==> try-onyx <==
Design CPU, start of the top module:
module CPU (
    input clk, 
    input reset, 
    output [15:0] pc, 
    input [15:0] instr, 
    output [15:0] alu_out, 
    output mem_read, 
    output mem_write, 
    input [15:0] mem_data
);
export LEC_CHECK = 0
export CAP_MARGIN = 20
export CORE_MARGIN = 2
export CORE_UTILIZATION = 72
export CTS_CLUSTER_SIZE = 82
export PLACE_DENSITY_LB_ADDON = 0.0
export SETUP_SLACK_MARGIN = 0.88
export SLEW_MARGIN = 20
export TNS_END_PERCENT = 70
create_clock -name core_clock -period 3.0 [get_ports {clk}]
run.sh (not shown) runs the stock make flow with config.mk's settings and CLKGATE_MAP_FILE=.
==> inputs of try-willow, as changes to try-onyx <==
Settings changed: CORE_UTILIZATION 72 to 40, CTS_CLUSTER_SIZE 82 to default, PLACE_DENSITY_LB_ADDON 0.0 to default, SETUP_SLACK_MARGIN 0.88 to 1.5, TNS_END_PERCENT 70 to default.
==> flow/constraint.sdc (replaced) <==
create_clock -name core_clock -period 3.14 [get_ports {clk}]
set_input_delay 0.6280 -clock core_clock [delete_from_list [all_inputs] [get_ports {clk}]]
set_output_delay 0.6280 -clock core_clock [all_outputs]
set_load 0.01 [all_outputs]
==> inputs of try-quartz, as changes to try-onyx <==
Settings changed: CAP_MARGIN 20 to 0, CORE_ASPECT_RATIO from default to 0.84, CTS_CLUSTER_DIAMETER from default to 379, CTS_CLUSTER_SIZE 82 to 20, PLACE_DENSITY_LB_ADDON 0.0 to default, SETUP_SLACK_MARGIN 0.88 to -0.26, TNS_END_PERCENT 70 to default.
==> flow/constraint.sdc (replaced) <==
create_clock -name core_clock -period 2.58 [get_ports {clk}]
set_input_delay 0.5160 -clock core_clock [delete_from_list [all_inputs] [get_ports {clk}]]
set_output_delay 0.5160 -clock core_clock [all_outputs]
set_load 0.01 [all_outputs]
==> comparison table <==
metric	try-onyx	try-quartz	try-willow
Register share of total power	-	0.460	0.392
Power drawn by the sequential cells	-	8.50 mW	7.13 mW
Max incr delay on CP	-	440 ps	450 ps
CP Max Fanout	-	4	4
Number of nets in the layout	-	2138	2339
Fraction of the core area covered by cells at the end of the flow	-	0.844	0.595
Final Hold Vio Count	-	0	0
Reg2reg path depth	-	12	12
Max-cap violation count	-	0	0
Biggest consumer	-	sequential cells	sequential cells
Final-layout worst hold slack	-	213 ps	386 ps
Result of the run	stopped before the end	failed layout checks	no timing/DRC/antenna violations
Last stage reached	global routing	-	-
Violated checks	-	setup timing	-
Tapcells	-	330	600
Launch instance of the worst register-to-register path	-	id_ex_reg_data2[4]$_DFFE_PP0N_	id_ex_reg_data2[4]$_DFFE_PP0N_


==> inputs of build 98 <==
==> flow/design.v <==
module ALU (
    input [15:0] data1,
    input [15:0] data2,
    input [3:0] alu_op,  
    output reg [15:0] result
);
    always @(*) begin
        case (alu_op)
            4'b0000: result = data1 + data2;  
            4'b0001: result = data1 - data2;  
            4'b0010: result = data1 & data2;  
            4'b0011: result = data1 | data2;  
            4'b0100: result = data1 ^ data2;  
            4'b0101: result = ~data1;         
            4'b0110: result = data1 << data2[3:0];  
            4'b0111: result = data1 >> data2[3:0];  
            4'b1000: result = (data1 < data2) ? 16'b1 : 16'b0;  
            default: result = 16'b0;
        endcase
    end
endmodule
module Control_Unit (
    input [15:0] instr,
    output reg [3:0] alu_op,
    output reg mem_read,
    output reg mem_write,
    output reg reg_write,
    output reg [3:0] write_reg
);
    always @(*) begin
        case(instr[15:12])
            4'b0000: begin  
                alu_op = 4'b0000;
                mem_read = 1'b0;
                mem_write = 1'b0;
                reg_write = 1'b0;
                write_reg = 4'b0000;
            end
            4'b0001: begin  
                alu_op = 4'b0000;
                mem_read = 1'b0;
                mem_write = 1'b0;
                reg_write = 1'b1;
                write_reg = instr[11:8];
            end
            4'b0010: begin  
                alu_op = 4'b0001;
                mem_read = 1'b0;
                mem_write = 1'b0;
                reg_write = 1'b1;
                write_reg = instr[11:8];
            end
            4'b0011: begin  
                alu_op = 4'b0010;
                mem_read = 1'b0;
                mem_write = 1'b0;
                reg_write = 1'b1;
                write_reg = instr[11:8];
            end
            4'b0100: begin  
                alu_op = 4'b0011;
                mem_read = 1'b0;
                mem_write = 1'b0;
                reg_write = 1'b1;
                write_reg = instr[11:8];
            end
            4'b0101: begin  
                alu_op = 4'b0000;  
                mem_read = 1'b1;
                mem_write = 1'b0;
                reg_write = 1'b1;
                write_reg = instr[11:8];
            end
            4'b0110: begin  
                alu_op = 4'b0000;  
                mem_read = 1'b0;
                mem_write = 1'b1;
                reg_write = 1'b0;
                write_reg = 4'b0000;
            end
            default: begin
                alu_op = 4'b0000;
                mem_read = 1'b0;
                mem_write = 1'b0;
                reg_write = 1'b0;
                write_reg = 4'b0000;
            end
        endcase
    end
endmodule
module Register_File (
    input clk,
    input reset,
    input [3:0] read_reg1,
    input [3:0] read_reg2,
    input [3:0] write_reg,
    input [15:0] write_data,
    input reg_write,
    output [15:0] reg_data1,
    output [15:0] reg_data2
);
    reg [15:0] registers [0:15];
    integer i;
    always @(posedge clk or posedge reset) begin
        if(reset) begin
            for(i=0;i<16;i=i+1)
                registers[i]<=16'b0;
                end
        else if (reg_write) begin
            registers[write_reg] <= write_data;
        end
    end
    assign reg_data1 = registers[read_reg1];
    assign reg_data2 = registers[read_reg2];
endmodule
module Hazard_Detection_Unit (
    input [15:0] if_id_instr,
    input id_ex_mem_read,
    input [3:0] id_ex_write_reg,
    output reg hazard_detected
);
    always @(*) begin
        hazard_detected = (id_ex_mem_read &&
                           (id_ex_write_reg == if_id_instr[11:8] ||
                            id_ex_write_reg == if_id_instr[7:4]));
    end
endmodule
module CPU (
    input clk, 
    input reset, 
    output [15:0] pc, 
    input [15:0] instr, 
    output [15:0] alu_out, 
    output mem_read, 
    output mem_write, 
    input [15:0] mem_data
);
    reg [15:0] pc_reg;
    reg [15:0] if_id_instr;
    reg [15:0] id_ex_reg_data1, id_ex_reg_data2;
    reg [3:0] id_ex_alu_op;
    reg [15:0] id_ex_instr;
    reg id_ex_mem_read, id_ex_mem_write, id_ex_reg_write;
    reg [3:0] id_ex_write_reg;
    wire [15:0] alu_result;
    wire hazard_detected;
    wire [15:0] rf_reg_data1, rf_reg_data2;
    wire [3:0] alu_op;
    wire reg_write;
    wire [3:0] write_reg;
    wire [15:0] write_data;
    reg [15:0] ex_mem_alu_result;
    reg ex_mem_mem_read, ex_mem_mem_write, ex_mem_reg_write;
    reg [3:0] ex_mem_write_reg;
    always @(posedge clk or posedge reset) begin
        if (reset) begin
            pc_reg <= 0;
            if_id_instr <= 16'b0;
        end else if (!hazard_detected) begin
            pc_reg <= pc_reg + 1;
            if_id_instr <= instr;
        end
    end
    Control_Unit cu (
        .instr(if_id_instr), 
        .alu_op(alu_op), 
        .mem_read(mem_read), 
        .mem_write(mem_write), 
        .reg_write(reg_write), 
        .write_reg(write_reg)
    );
    Register_File rf (
        .clk(clk), 
        .reset(reset),
        .read_reg1(if_id_instr[11:8]), 
        .read_reg2(if_id_instr[7:4]), 
        .write_reg(ex_mem_write_reg), 
        .write_data(write_data), 
        .reg_write(ex_mem_reg_write), 
        .reg_data1(rf_reg_data1), 
        .reg_data2(rf_reg_data2)
    );
    ALU alu (
        .data1(id_ex_reg_data1), 
        .data2(id_ex_reg_data2), 
        .alu_op(id_ex_alu_op), 
        .result(alu_result)
    );
    Hazard_Detection_Unit hdu (
        .if_id_instr(if_id_instr),
        .id_ex_mem_read(id_ex_mem_read),
        .id_ex_write_reg(id_ex_write_reg),
        .hazard_detected(hazard_detected)
    );
    assign pc = pc_reg;
    assign alu_out = ex_mem_alu_result;
    always @(posedge clk or posedge reset) begin
        if (reset) begin
            id_ex_reg_data1 <= 16'b0;
            id_ex_reg_data2 <= 16'b0;
            id_ex_alu_op <= 4'b0;
            id_ex_instr <= 16'b0;
            id_ex_mem_read <= 1'b0;
            id_ex_mem_write <= 1'b0;
            id_ex_reg_write <= 1'b0;
            id_ex_write_reg <= 4'b0;
        end else if (!hazard_detected) begin
            id_ex_reg_data1 <= rf_reg_data1;
            id_ex_reg_data2 <= rf_reg_data2;
            id_ex_alu_op <= alu_op;
            id_ex_instr <= if_id_instr;
            id_ex_mem_read <= mem_read;
            id_ex_mem_write <= mem_write;
            id_ex_reg_write <= reg_write;
            id_ex_write_reg <= write_reg;
        end
    end
    always @(posedge clk or posedge reset) begin
        if (reset) begin
            ex_mem_alu_result <= 16'b0;
            ex_mem_mem_read <= 1'b0;
            ex_mem_mem_write <= 1'b0;
            ex_mem_reg_write <= 1'b0;
            ex_mem_write_reg <= 4'b0;
        end else begin
            ex_mem_alu_result <= alu_result;
            ex_mem_mem_read <= id_ex_mem_read;
            ex_mem_mem_write <= id_ex_mem_write;
            ex_mem_reg_write <= id_ex_reg_write;
            ex_mem_write_reg <= id_ex_write_reg;
        end
    end
    assign write_data = ex_mem_mem_read ? mem_data : ex_mem_alu_result;
endmodule
==> flow/run.sh <==
#!/bin/bash
# the make line also repeats each setting of config.mk as NAME=value (left out here)
make -C /OpenROAD-flow-scripts/flow DESIGN_CONFIG=/design/flow/config.mk WORK_HOME=/design/flow/orfs CLKGATE_MAP_FILE= finish
==> flow/config.mk <==
export PLATFORM = sky130hd
export DESIGN_NAME = CPU
export DESIGN_NICKNAME = CPU
export VERILOG_FILES = /design/flow/design.v
export SDC_FILE = /design/flow/constraint.sdc
export NUM_CORES = 4
export LEC_CHECK = 0
export CAP_MARGIN = 20
export CORE_MARGIN = 2
export CORE_UTILIZATION = 23
export SETUP_SLACK_MARGIN = 1.5
export SLEW_MARGIN = 20
==> flow/constraint.sdc <==
create_clock -name core_clock -period 3.14 [get_ports {clk}]
set_input_delay 0.6280 -clock core_clock [delete_from_list [all_inputs] [get_ports {clk}]]
set_output_delay 0.6280 -clock core_clock [all_outputs]
set_load 0.01 [all_outputs]
==> build 4 (differences from build 98) <==
ABC_AREA = 1   (was not set)
CORE_UTILIZATION = 72   (was 23)
CTS_CLUSTER_DIAMETER = 400   (was not set)
SETUP_SLACK_MARGIN = not set   (was 1.5)
==> flow/constraint.sdc (replaced) <==
create_clock -name core_clock -period 2.74 [get_ports {clk}]
set_input_delay 0.5480 -clock core_clock [delete_from_list [all_inputs] [get_ports {clk}]]
set_output_delay 0.5480 -clock core_clock [all_outputs]
set_load 0.01 [all_outputs]
==> build 21 (differences from build 98) <==
ABC_AREA = 1   (was not set)
CAP_MARGIN = 15   (was 20)
CORE_ASPECT_RATIO = 1.35   (was not set)
CORE_UTILIZATION = 71   (was 23)
PLACE_DENSITY_LB_ADDON = 0.27   (was not set)
SETUP_SLACK_MARGIN = not set   (was 1.5)
TNS_END_PERCENT = 85   (was not set)
==> flow/constraint.sdc (replaced) <==
create_clock -name core_clock -period 2.36 [get_ports {clk}]
set_input_delay 0.4720 -clock core_clock [delete_from_list [all_inputs] [get_ports {clk}]]
set_output_delay 0.4720 -clock core_clock [all_outputs]
set_load 0.01 [all_outputs]
==> trial 69 (differences from build 98) <==
CORE_UTILIZATION = 64   (was 23)
SETUP_SLACK_MARGIN = 0.74   (was 1.5)
==> flow/constraint.sdc (replaced) <==
create_clock -name core_clock -period 2.53 [get_ports {clk}]
set_input_delay 0.5060 -clock core_clock [delete_from_list [all_inputs] [get_ports {clk}]]
set_output_delay 0.5060 -clock core_clock [all_outputs]
set_load 0.01 [all_outputs]
==> notes <==
- Build 21 finished but failed the layout checks on setup timing. Build 4 finished but fails on setup timing. Build 98 passed the timing, design-rule and antenna checks. Trial 69 aborted during global routing (5_1_grt) with GRT-0232.
- Sequential share of layout area: build 98 < build 21 < build 4.
- In build 4 the first-iteration DRC count is larger than in build 21, by 28%.
- Cell area: build 4 < build 21 < build 98.
- Of build 4 and build 98, build 98 has the higher clock-buffer cell count (gap 8).
- Against build 21, the clock skew of build 98 is lower by 0.015 ns.


==> trial 20: inputs <==
RTL: the design.v shown in full above, as it stands there.
export LEC_CHECK = 0
export CAP_MARGIN = 20
export CORE_MARGIN = 2
export CORE_UTILIZATION = 64
export SETUP_SLACK_MARGIN = 0.68
export SLEW_MARGIN = 20
create_clock -name core_clock -period 2.58 [get_ports {clk}]
==> inputs of trial 90, as changes to trial 20 <==
Settings changed: ABC_AREA set to 0, CORE_ASPECT_RATIO set to 1.35, CORE_UTILIZATION 64 to 45, CTS_CLUSTER_DIAMETER set to 125, PLACE_DENSITY set to 0.63, SETUP_SLACK_MARGIN 0.68 to unset, TNS_END_PERCENT set to 30.
==> flow/constraint.sdc (replaced) <==
create_clock -name core_clock -period 2.65 [get_ports {clk}]
set_input_delay 0.5300 -clock core_clock [delete_from_list [all_inputs] [get_ports {clk}]]
set_output_delay 0.5300 -clock core_clock [all_outputs]
set_load 0.01 [all_outputs]
==> inputs of trial 35, as changes to trial 20 <==
Settings changed: CORE_UTILIZATION 64 to 66, SETUP_SLACK_MARGIN 0.68 to 0.51.
==> flow/constraint.sdc (replaced) <==
create_clock -name core_clock -period 3.35 [get_ports {clk}]
set_input_delay 0.6700 -clock core_clock [delete_from_list [all_inputs] [get_ports {clk}]]
set_output_delay 0.6700 -clock core_clock [all_outputs]
set_load 0.01 [all_outputs]
==> results <==
quantity                                         trial 35                  trial 20                  trial 90
Post-route setup slack                          0.1516 ns                         -                -0.4753 ns
Final instance area                           21110 sq um                         -               22300 sq um
Number of clock-tree buffers in the layout             52                         -                        42
Die Outline Area                              28850 sq um               29730 sq um               41980 sq um
Run status               no timing/DRC/antenna violations            did not finish  finished with violations
Last stage reached                                      -  global routing (5_1_grt)                         -
Layout check failures                                   -                         -              setup timing
Area of placed instances                      19600 sq um               20410 sq um               20820 sq um
Reported leakage power                           8.618 nW                         -                  9.131 nW
Cell count of the worst reg-to-reg path                12                         -                        12
Power consumed by sequential cells              0.00651 W                         -                 0.00818 W
Comb/total area                                    41.14%                         -                    39.33%
Worst Clk Skew                                 0.02071 ns                         -                0.01492 ns
Post-Route Utilization                             78.34%                         -                    55.91%
Placed wire-length estimate                      46160 um                  47900 um                  54080 um
Comb gate area                                 8686 sq um                         -                8770 sq um
M1 WL                                            24320 um                         -                  28960 um
Ratio of total power to cell area           728.2 nW/um^2                         -             896.2 nW/um^2
Final RePlAce weighted congestion                   1.034                     1.071                     1.005
Slowest cell on crit path                           or3_4                         -                     or3_4
Flop Count                                            348                         -                       348


==> trial 50 <==
RTL: the design.v shown in full above, as it stands there.
Settings: LEC_CHECK=0, ABC_AREA=1, CAP_MARGIN=20, CORE_MARGIN=2, CORE_UTILIZATION=72, CTS_CLUSTER_DIAMETER=168, CTS_CLUSTER_SIZE=97, PLACE_DENSITY=0.39, SETUP_SLACK_MARGIN=1.5, SLEW_MARGIN=20, TNS_END_PERCENT=5; clock period 1.69 ns.
==> inputs of trial 44, as changes to trial 50 <==
Settings changed: ABC_AREA 1 to not set, CORE_UTILIZATION 72 to 17, CTS_CLUSTER_DIAMETER 168 to not set, CTS_CLUSTER_SIZE 97 to not set, PLACE_DENSITY 0.39 to not set, TNS_END_PERCENT 5 to not set.
==> flow/constraint.sdc (replaced) <==
create_clock -name core_clock -period 4.93 [get_ports {clk}]
set_input_delay 0.9860 -clock core_clock [delete_from_list [all_inputs] [get_ports {clk}]]
set_output_delay 0.9860 -clock core_clock [all_outputs]
set_load 0.01 [all_outputs]
==> run summary <==
run results: outcome did not finish, step where the flow halted 5_1_grt, error that stopped the run [ERROR GRT-0116] Global routing finished with congestion. Check the congestion regions in the DRC Viewer., weighted congestion at the end of routability-driven global placement 1.11, post-CTS setup repair buffer count 54, Post-Syn Area per Cell 7.31 µm²
-- figures above: trial 50

==> run summary <==
fresh numbers from the pnr run: number of well-tap cells placed 1391, slew at the pin with the worst max-slew slack 1.24 ns, Post-Syn Area per Cell 9.29 µm², post-CTS setup repair buffer count 0, GR Util met2 19.6%, post-detailed-placement half-perimeter wirelength 45900 µm, clock skew after layout 0.0269 ns, weighted congestion at the end of routability-driven global placement 0.939, WP data arrival 3.98 ns, outcome complete, no violations
-- figures above: trial 44

No activity file was given, so power comes from the tool's default toggle rates.
